Setup of v8:
## interpolation
module interpolation (
    input           clk,
    input           RST,
    input           START,
    input   [5:0]   H0,
    input   [5:0]   V0,
    input   [3:0]   SW,
    input   [3:0]   SH,
    output          REN,
    input   [7:0]   R_DATA,
    output  [11:0]  ADDR,
    output  [7:0]   O_DATA,
    output          O_VALID
);
Size in the first run: roughly 53 I/O pins, ~0.011 mm² of cells after synthesis.
Settings: LEC_CHECK=0, ABC_AREA=0, CAP_MARGIN=10, CELL_PAD_IN_SITES_DETAIL_PLACEMENT=2, CORE_ASPECT_RATIO=1.73, CORE_MARGIN=4, CORE_UTILIZATION=40, CTS_CLUSTER_DIAMETER=183, GPL_TIMING_DRIVEN=0, HOLD_SLACK_MARGIN=0.03, PLACE_DENSITY=0.95, SLEW_MARGIN=5, TNS_END_PERCENT=5; clock period 32.8 ns.
run.sh (not shown) runs the stock make flow with config.mk's settings and CLKGATE_MAP_FILE=.
No crash in v8: every stage finished, but the layout fails its final checks due to setup timing.
Modified inputs, v57 compared to v8
Settings: clearing TNS_END_PERCENT, which used to be 5; swapping 0 for 1 in ABC_AREA; swapping 10 for 20 in CAP_MARGIN; swapping 40 for 68 in CORE_UTILIZATION; swapping 4 for 2 in CORE_MARGIN; swapping 5 for 20 in SLEW_MARGIN; clearing CORE_ASPECT_RATIO, which used to be 1.73; putting SETUP_SLACK_MARGIN at -0.34 where nothing was set; clearing CELL_PAD_IN_SITES_DETAIL_PLACEMENT, which used to be 2; clearing PLACE_DENSITY, which used to be 0.95; clearing CTS_CLUSTER_DIAMETER, which used to be 183; clearing GPL_TIMING_DRIVEN, which used to be 0; clearing HOLD_SLACK_MARGIN, which used to be 0.03; swapping 32.8 for 17.9 in the clock period (ns, I/O delays scaled along).
--- outcome ---
Reported net switching power, v57 vs v8: up by more than a quarter
Basic-gate share of the synthesized area counting and, or, nand and nor cells was higher in v57 than in v8.
From the logs: v57 reached the end of the flow and failed the layout checks with setup timing.
[v8] flow finished | final checks: failed | reasons: setup timing
Compared with v8, v57 shows well-tap cell count lower by about 33%.
Relative to v8, vertical extent of the die has decreased by 41% in v57.
Input changes introduced in v3 (baseline for comparison: v57):
Settings: setting CTS_CLUSTER_SIZE to 96 for the first time; setting TNS_END_PERCENT to 15 for the first time; setting PLACE_DENSITY_LB_ADDON to 0.06 for the first time; removing SETUP_SLACK_MARGIN (formerly -0.34); changing the clock period (ns, I/O delays scaled along) from 17.9 to 19.1.
[summary]
Layout overhead on the synthesized area: lower on v3. [v3] final worst slack rose 320 ps relative to v57. Delta (v3 minus v57): aggregate routed wire length dropped 3.7%; final non-filler cell total dropped 8. Via total after detailed routing down 154 in v3 wrt v57. The layout from v57, despite a flow that completed every stage, fails the layout checks, with the failing checks listed as setup timing. Status v3: flow complete, layout not clean - setup timing.
Modified inputs, v56 compared to v3
Settings: PLACE_DENSITY_LB_ADDON removed (was 0.06); CORE_UTILIZATION changed from 68 to 72; TNS_END_PERCENT removed (was 15); CTS_CLUSTER_SIZE removed (was 96); PLACE_DENSITY newly set to 0.65; the clock period (ns, I/O delays scaled along) changed from 19.1 to 16.8.
Results
Summary of v56 over v3: total die area dropped 920 µm²; count of placed standard cells in the final layout, fillers left out dropped 17; instance area after placement dropped about 0.6%. Status: clock edge transition at the registers on the reported setup and hold paths parity (v56, v3). | power | v56 vs v3 | about 18% higher |. Comparing v56 with v3, the number of logic gates came out essentially unchanged. No crash in v3: every stage finished, but the layout fails its final checks due to setup timing. The flow for v56 finished, though final verification flagged setup timing. Sum of routed wire length over all layers was higher in v56 than in v3.
Inputs modified between v56 and v54:
Settings: PLACE_DENSITY removed (was 0.65); TNS_END_PERCENT newly set to 35; PLACE_DENSITY_LB_ADDON newly set to 0.24; the clock period (ns, I/O delays scaled along) changed from 16.8 to 15.2.
--- outcome ---
- In v54 the implementation completed, yet the final layout does not meet the checks, the culprit being setup timing.
- Going from v56 to v54, number of antenna violations at the first check in global routing now sits higher; global-route usage moved up.
- Row number of design-rule violations left by the first detailed-router iteration: v54 higher / v56 lower
- Higher worst hold slack across all endpoints was reported by v54, not v56.
### v54 -> v30
Settings: a deleted TNS_END_PERCENT that had been 35; a change of CORE_UTILIZATION from 72 to 70; an added SETUP_SLACK_MARGIN of -0.49; a deleted PLACE_DENSITY_LB_ADDON that had been 0.24; a change of the clock period (ns, I/O delays scaled along) from 15.2 to 21.1.
==> comparison <==
- Complete run, failing final checks: v30, reason setup timing.
- When v30 is set beside v54, its final cell count turns out to be 9 larger.
- Clock tree buffer count of the final layout, v54 and v30: larger value in v54
- Sort v54 and v30 by combinational group power desc -> top: v54
- Critical path launch point: data_y_upper[0][3] -> v54, data_y_upper[1][2] -> v30
- v30: non-clock buffer count about 3.4% above v54

---

Setup of before:
Starting RTL as in the previous note.
Settings: LEC_CHECK=0, ABC_AREA=0, CAP_MARGIN=20, CORE_MARGIN=2, CORE_UTILIZATION=34, CTS_CLUSTER_DIAMETER=396, CTS_CLUSTER_SIZE=99, SETUP_SLACK_MARGIN=2.88, SLEW_MARGIN=20, TNS_END_PERCENT=5; clock period 32.0 ns.
Input-level comparison between after and before:
Settings: changing CTS_CLUSTER_DIAMETER from 396 to 335; changing ABC_AREA from 0 to 1; setting CORE_ASPECT_RATIO to 0.5 for the first time.
==> comparison <==
Looking only at post-layout utilization of the core, and setting everything else aside, the lower value of after and before goes to after. Synthesized cell count for after is higher than for before. Changes observed in after relative to before: post-synthesis chip area from yosys increased about 2.4%; area growth from synthesis to final layout lower; final cell count +277. Of after and before, after shows the higher worst endpoint data arrival time, with before below it. Setup slack: after < before. Going from before to after, via count +about 9%, total routing usage reported by global routing went up by 0.37 points, worst hold margin grew by 0.0065 ns, height of the die lost about 28%.

---

Starting RTL as in the previous note.
Settings: LEC_CHECK=0, ABC_AREA=1, CAP_MARGIN=20, CORE_MARGIN=2, CORE_UTILIZATION=72, CTS_CLUSTER_DIAMETER=52, CTS_CLUSTER_SIZE=60, MAX_ROUTING_LAYER=met4, PLACE_DENSITY=0.4, SETUP_SLACK_MARGIN=3.87, SLEW_MARGIN=20; clock period 19.2 ns.
The starting point finished but failed the layout checks on setup timing.
Change:
Settings changed: CTS_CLUSTER_DIAMETER 52 to 55, PLACE_DENSITY 0.4 to not set, PLACE_DENSITY_LB_ADDON set to 0.03, SETUP_SLACK_MARGIN 3.87 to -0.32.
The new run reached the layout checks and failed them: setup timing.
Synthesized area does not change.
Sequential cell count does not change.
Via count goes up by a little under a tenth.
Worst hold slack gains 6.0 ps.
Core utilization climbs by 1.1 points.
Combinational power came out higher by a little under a tenth.
Clock skew increases by 4.2 ps.
Routed wire length rises by roughly a tenth.
Change:
Settings changed: ABC_AREA 1 to not set, CORE_UTILIZATION 72 to 40, CTS_CLUSTER_DIAMETER 55 to not set, CTS_CLUSTER_SIZE 60 to not set, MAX_ROUTING_LAYER met4 to not set, PLACE_DENSITY_LB_ADDON 0.03 to not set, SETUP_SLACK_MARGIN -0.32 to not set.
Clock period 19.2 ns to 32.0 ns, I/O delays scaled along.
The new run passed the timing, design-rule and antenna checks.
Register-to-register slack improves by 6300 ps.
Routed wire length fell by 34%.
Worst hold slack degrades by 4.8 ps.
Setup slack improves by 3700 ps.
Change:
Settings changed: CORE_UTILIZATION 40 to 22.
Clock period 32.0 ns to 31.5 ns, I/O delays scaled along.
Clock-buffer cell count is lower by 1.
Power is lower slightly.
Critical path depth is higher by 1.
Routed wire length is higher by a few percent.
Global-route usage is lower by 6.9 points.
Final cell count is higher by about a fifth.
Synthesized area does not change.
Worst setup slack loses 110 ps.

---

Setup of v50:
The RTL this note starts from:
==> flow/design.v <==
module interpolation (
    input           clk,
    input           RST,
    input           START,
    input   [5:0]   H0,
    input   [5:0]   V0,
    input   [3:0]   SW,
    input   [3:0]   SH,
    output          REN,
    input   [7:0]   R_DATA,
    output  [11:0]  ADDR,
    output  [7:0]   O_DATA,
    output          O_VALID
);
reg [5:0] reg_H0, reg_H0_next;
reg [5:0] reg_V0, reg_V0_next;
reg [3:0] reg_SW, reg_SW_next;
reg [3:0] reg_SH, reg_SH_next;
reg [11:0] reg_ADDR, reg_ADDR_next;
reg        output_valid, output_valid_next;  
reg        done, done_next;  
assign ADDR = reg_ADDR;
assign REN = 1'b0;
assign O_VALID = output_valid;
reg [9:0] width_sum, width_sum_next;
reg [9:0] height_sum, height_sum_next;
wire [5:0] X_lower, X_upper, Y_lower, Y_upper;
reg [5:0] last_y_row, last_y_row_next;  
reg x_divide, y_divide, x_divide_next, y_divide_next;
assign X_lower = width_sum[9:4];
assign X_upper = x_divide_next ? width_sum[9:4] : width_sum[9:4] + 1;
assign Y_lower = height_sum[9:4];
assign Y_upper = y_divide_next ? height_sum[9:4] : height_sum[9:4] + 1;
wire [5:0] next_X_lower, next_X_upper, next_Y_lower, next_Y_upper;
assign next_X_lower = width_sum_next[9:4];
assign next_X_upper = (width_sum_next[3:0] == 0) ? width_sum_next[9:4] : width_sum_next[9:4] + 1;
assign next_Y_lower = height_sum_next[9:4];
assign next_Y_upper = (height_sum_next[3:0] == 0) ? height_sum_next[9:4] : height_sum_next[9:4] + 1;
reg [3:0] x_ratio, x_ratio_next;  
reg [3:0] y_ratio, y_ratio_next;  
wire [7:0] left_margin, right_margin;
reg [7:0] data_y_lower [0:1];
reg [7:0] data_y_lower_next [0:1];
reg [7:0] data_y_upper [0:1];
reg [7:0] data_y_upper_next [0:1];
reg [4:0] count_cycle, count_cycle_next;
reg [1:0] pre_pre_state, pre_state, state, state_next;
wire pre_pre_state_is_11, pre_pre_state_is_10, pre_pre_state_is_01, pre_pre_state_is_00;
assign pre_pre_state_is_11 = pre_pre_state[1] & pre_pre_state[1];
assign pre_pre_state_is_00 = ~pre_pre_state[1] & ~pre_pre_state[0];
wire [5:0] x_ADDR, y_ADDR;
assign x_ADDR = state[1] ? X_upper : X_lower;
assign y_ADDR = state[0] ? Y_upper : Y_lower;
    Cal_Interpolation cal_inter_left (
        .DATA_1(data_y_lower[0]),
        .DATA_2(data_y_upper[0]),
        .ratio(y_ratio),
        .Out_DATA(left_margin)
    );
    Cal_Interpolation cal_inter_right (
        .DATA_1(data_y_lower[1]),
        .DATA_2(data_y_upper[1]),
        .ratio(y_ratio),
        .Out_DATA(right_margin)
    );
    Cal_Interpolation cal_inter (
        .DATA_1(left_margin),
        .DATA_2(right_margin),
        .ratio(x_ratio),
        .Out_DATA(O_DATA)
    );
always @(*)begin
    count_cycle_next = count_cycle;
    case(state)
        2'b00: begin
            if(y_divide_next | x_divide_next) begin
                state_next = 2'b11;
            end
            else begin
                state_next = 2'b01;
            end
        end
        2'b01: begin
            state_next = 2'b10;
        end
        2'b10: begin
            state_next = 2'b11;
        end
        2'b11: begin
            count_cycle_next = (count_cycle == 5'd16) ? 0 : count_cycle + 1;
            if(X_lower == next_X_lower && Y_upper == next_Y_upper) begin
                state_next = (X_upper == next_X_upper) ? 2'b11 : 2'b01;
            end
            else if(X_upper == next_X_lower) begin
                state_next = 2'b10;
            end
            else begin
                state_next = 2'b00;
            end
        end
    endcase
end
always @(*)begin
    reg_ADDR_next[5:0] = x_ADDR + reg_H0;
    reg_ADDR_next[11:6] = y_ADDR + reg_V0;
    output_valid_next = pre_state[1] & pre_state[0];
end
always @(*)begin
    case(pre_state)
        2'b00: begin
            data_y_lower_next[0] = R_DATA;
            data_y_lower_next[1] = x_divide ? R_DATA : data_y_lower[1];
            data_y_upper_next[0] = y_divide ? R_DATA : data_y_upper[0];
            data_y_upper_next[1] = data_y_upper[1];
        end
        2'b01: begin
            data_y_upper_next[0] = R_DATA;
            data_y_lower_next[0] = data_y_lower[0];
            data_y_lower_next[1] = data_y_lower[1];
            data_y_upper_next[1] = data_y_upper[1];
        end
        2'b10: begin
            data_y_lower_next[1] = R_DATA;
            data_y_lower_next[0] = pre_pre_state_is_11 ? data_y_lower[1] : data_y_lower[0];  
            data_y_upper_next[0] = pre_pre_state_is_11 ? data_y_upper[1] : data_y_upper[0];
            data_y_upper_next[1] = data_y_upper[1];
        end
        2'b11: begin
            data_y_upper_next[1] = R_DATA;
            data_y_lower_next[1] = y_divide ? R_DATA : data_y_lower[1];
            data_y_upper_next[0] = x_divide ? R_DATA : data_y_upper[0];
            data_y_lower_next[0] = y_divide ? data_y_upper[0] :
                                    x_divide ? data_y_lower[1] : data_y_lower[0];
        end
    endcase
end
always @(*)begin
    if(START) begin
        reg_H0_next = H0;
        reg_V0_next = V0;
        reg_SW_next = SW - 1;
        reg_SH_next = SH - 1;
    end
    else begin
        reg_H0_next = reg_H0;
        reg_V0_next = reg_V0;
        reg_SW_next = reg_SW;
        reg_SH_next = reg_SH;
    end
end
always @(*)begin
    if(state == 2'b11) begin
        if(count_cycle == 5'd16) begin
            width_sum_next = 0;
            height_sum_next = height_sum + reg_SH;
        end
        else begin
            width_sum_next = width_sum + reg_SW;
            height_sum_next = height_sum;
        end
    end
    else begin
        width_sum_next = width_sum;
        height_sum_next = height_sum;
    end
    x_divide_next = (width_sum[3:0] == 0);
    y_divide_next = (height_sum[3:0] == 0);
    x_ratio_next = width_sum[3:0];
    y_ratio_next = height_sum[3:0];
    if(height_sum[9:4] == reg_V0_next) begin
        done_next = 0;
    end
    else begin
        done_next = 1;
    end
end
always @(negedge clk) begin
    reg_ADDR <= reg_ADDR_next;
    data_y_lower[0] <= data_y_lower_next[0];
    data_y_lower[1] <= data_y_lower_next[1];
    data_y_upper[0] <= data_y_upper_next[0];
    data_y_upper[1] <= data_y_upper_next[1];
    output_valid <= output_valid_next;
end
always @(posedge clk) begin
    if(RST | START) begin
        width_sum <= 0;
        height_sum <= 0;
        state <= 2'b00;
        pre_state <= 2'b00;
        pre_pre_state <= 2'b00;
        x_divide <= 0;
        y_divide <= 0;
        x_ratio <= 0;
        y_ratio <= 0;
        done <= 1;
        count_cycle <= 0;
    end
    else begin
        width_sum <= width_sum_next;
        height_sum <= height_sum_next;
        state <= state_next;
        pre_state <= state;
        pre_pre_state <= pre_state;
        x_divide <= x_divide_next;
        y_divide <= y_divide_next;
        x_ratio <= x_ratio_next;
        y_ratio <= y_ratio_next;
        done <= done_next;
        count_cycle <= count_cycle_next;
    end
    reg_H0 <= reg_H0_next;
    reg_V0 <= reg_V0_next;
    reg_SW <= reg_SW_next;
    reg_SH <= reg_SH_next;
end
endmodule
module Cal_Interpolation (
    input   [7:0]   DATA_1,
    input   [7:0]   DATA_2,
    input   [3:0]   ratio,
    output  [7:0]   Out_DATA
);
    reg [3:0] flip_ratio;
    wire [7:0] d1_3, d1_2, d1_1, d1_0, d2_3, d2_2, d2_1, d2_0;
    wire [11:0] output_inter;
    assign d1_3 = {8{flip_ratio[3]}} & DATA_1;
    assign d1_2 = {8{flip_ratio[2]}} & DATA_1;
    assign d1_1 = {8{flip_ratio[1]}} & DATA_1;
    assign d1_0 = {8{flip_ratio[0]}} & DATA_1;
    assign d2_3 = {8{ratio[3]}} & DATA_2;
    assign d2_2 = {8{ratio[2]}} & DATA_2;
    assign d2_1 = {8{ratio[1]}} & DATA_2;
    assign d2_0 = {8{ratio[0]}} & DATA_2;
    assign output_inter = {d1_3, 3'b000} + {d1_2, 2'b00} + {d1_1, 1'b0} + d1_0 
                        + {d2_3, 3'b000} + {d2_2, 2'b00} + {d2_1, 1'b0} + d2_0 ;
    assign Out_DATA = (ratio == 4'b0000) ? DATA_1 : output_inter[11:4];
    always @(*)begin
        flip_ratio = ~ratio[3:0] + 1;
    end
endmodule
Settings: LEC_CHECK=0, ABC_AREA=1, CAP_MARGIN=20, CORE_ASPECT_RATIO=0.5, CORE_MARGIN=2, CORE_UTILIZATION=72, CTS_CLUSTER_DIAMETER=306, CTS_CLUSTER_SIZE=96, PLACE_DENSITY=0.41, SETUP_SLACK_MARGIN=4.08, SLEW_MARGIN=20, TNS_END_PERCENT=15; clock period 17.5 ns.
To summarise v50: no stage aborted, but the layout did not pass its checks, failing on setup timing.
diff inputs: v50 => v23
==> flow/config.mk <==
export PLATFORM = sky130hd
export DESIGN_NAME = interpolation
export DESIGN_NICKNAME = interpolation
export VERILOG_FILES = /design/flow/design.v
export SDC_FILE = /design/flow/constraint.sdc
export NUM_CORES = 4
export LEC_CHECK = 0
export CAP_MARGIN = 5
export CORE_MARGIN = 2
export CORE_UTILIZATION = 72
export CTS_CLUSTER_DIAMETER = 306
export CTS_CLUSTER_SIZE = 97
export SLEW_MARGIN = 20
==> flow/constraint.sdc <==
create_clock -name core_clock -period 14.0 [get_ports {clk}]
set_input_delay 2.8000 -clock core_clock [delete_from_list [all_inputs] [get_ports {clk}]]
set_output_delay 2.8000 -clock core_clock [all_outputs]
set_load 0.01 [all_outputs]
Findings:
v23 ended up with data_y_upper[1][4]$_DFFE_NN_ as its beginning of the critical path; v50 ended up with data_y_upper[1][5]$_DFFE_NN_. v23 completed end to end; final checks failed (setup timing). Comparing v50 with v23, the synthesis-to-finish area growth came out essentially unchanged. Power after layout delta (v23 − v50): unfavourable. v23 ends up with higher areal power density over the cells than v50 does. v23 ends up with a setup slack of the most critical reg-to-reg path that is 1.86 ns lower than in v50. Comparing v23 and v50, the higher number of gates on the worst path with buffers counted was measured on v50. Comparing v50 against v23, there is no change at all in number of antenna diodes. From v50 to v23 the numbers moved as follows: required time reported for the critical path endpoint has decreased; cell area after layout shows a reduction of about 2.4%. Utilization ends up higher on v50. Final worst slack, v23 and v50, lower one = v23. Against v50, v23 comes in 14% lower on final layout net count.
#### Input delta (v39 over v23)
diff --git a/flow/config.mk b/flow/config.mk
--- a/flow/config.mk
+++ b/flow/config.mk
@@ -6,8 +6,6 @@
 export NUM_CORES = 4
 export LEC_CHECK = 0
-export CAP_MARGIN = 5
+export CAP_MARGIN = 20
 export CORE_MARGIN = 2
-export CORE_UTILIZATION = 72
-export CTS_CLUSTER_DIAMETER = 306
-export CTS_CLUSTER_SIZE = 97
+export CORE_UTILIZATION = 40
 export SLEW_MARGIN = 20
==> flow/constraint.sdc <==
create_clock -name core_clock -period 42.4 [get_ports {clk}]
set_input_delay 8.4800 -clock core_clock [delete_from_list [all_inputs] [get_ports {clk}]]
set_output_delay 8.4800 -clock core_clock [all_outputs]
set_load 0.01 [all_outputs]
Findings:
- No stage failed in v39, and the final checks on the layout all came back clean.
- When the final numbers for v23 and v39 were put side by side, the worst setup slack before clock tree synthesis turned out to be greater in v39.
- v23 → v39: flip-flop and latch power decreased by 67% relative to the old numbers; met1 demand-to-capacity share in global routing went down; total routing resource utilization after global routing went down by 16 points.
- Via count, v39 vs v23: down by more than 10%
- Relative to v23, final cell count without fillers has increased by 64 in v39.
- Compared with v23, v39 ends up with a smaller final cell area.
- Normalized max-slew margin in v39 is 5.8 points higher than in v23
Inputs modified between v39 and v27:
diff --git a/flow/config.mk b/flow/config.mk
--- a/flow/config.mk
+++ b/flow/config.mk
@@ -6,6 +6,8 @@
 export NUM_CORES = 4
 export LEC_CHECK = 0
+export ABC_AREA = 1
 export CAP_MARGIN = 20
 export CORE_MARGIN = 2
-export CORE_UTILIZATION = 40
+export CORE_UTILIZATION = 59
+export PLACE_DENSITY_LB_ADDON = 0.06
 export SLEW_MARGIN = 20
==> flow/constraint.sdc <==
create_clock -name core_clock -period 19.1 [get_ports {clk}]
set_input_delay 3.8200 -clock core_clock [delete_from_list [all_inputs] [get_ports {clk}]]
set_output_delay 3.8200 -clock core_clock [all_outputs]
set_load 0.01 [all_outputs]
### Flow results
From the logs: v27 reached the end of the flow and failed the layout checks with setup timing.
v27 against v39: sequential share of layout area -2.0 points; highest cell delay on the worst timing path -0.03 ns.
Per the comparison of v27 with v39, setup slack down 5.93 ns, total power divided by cell area up about 120%, global-route met3 utilization up 0.50 points.
Going from v39 to v27, clock buffer count grows by 1.
No activity file was given, so power comes from the tool's default toggle rates.
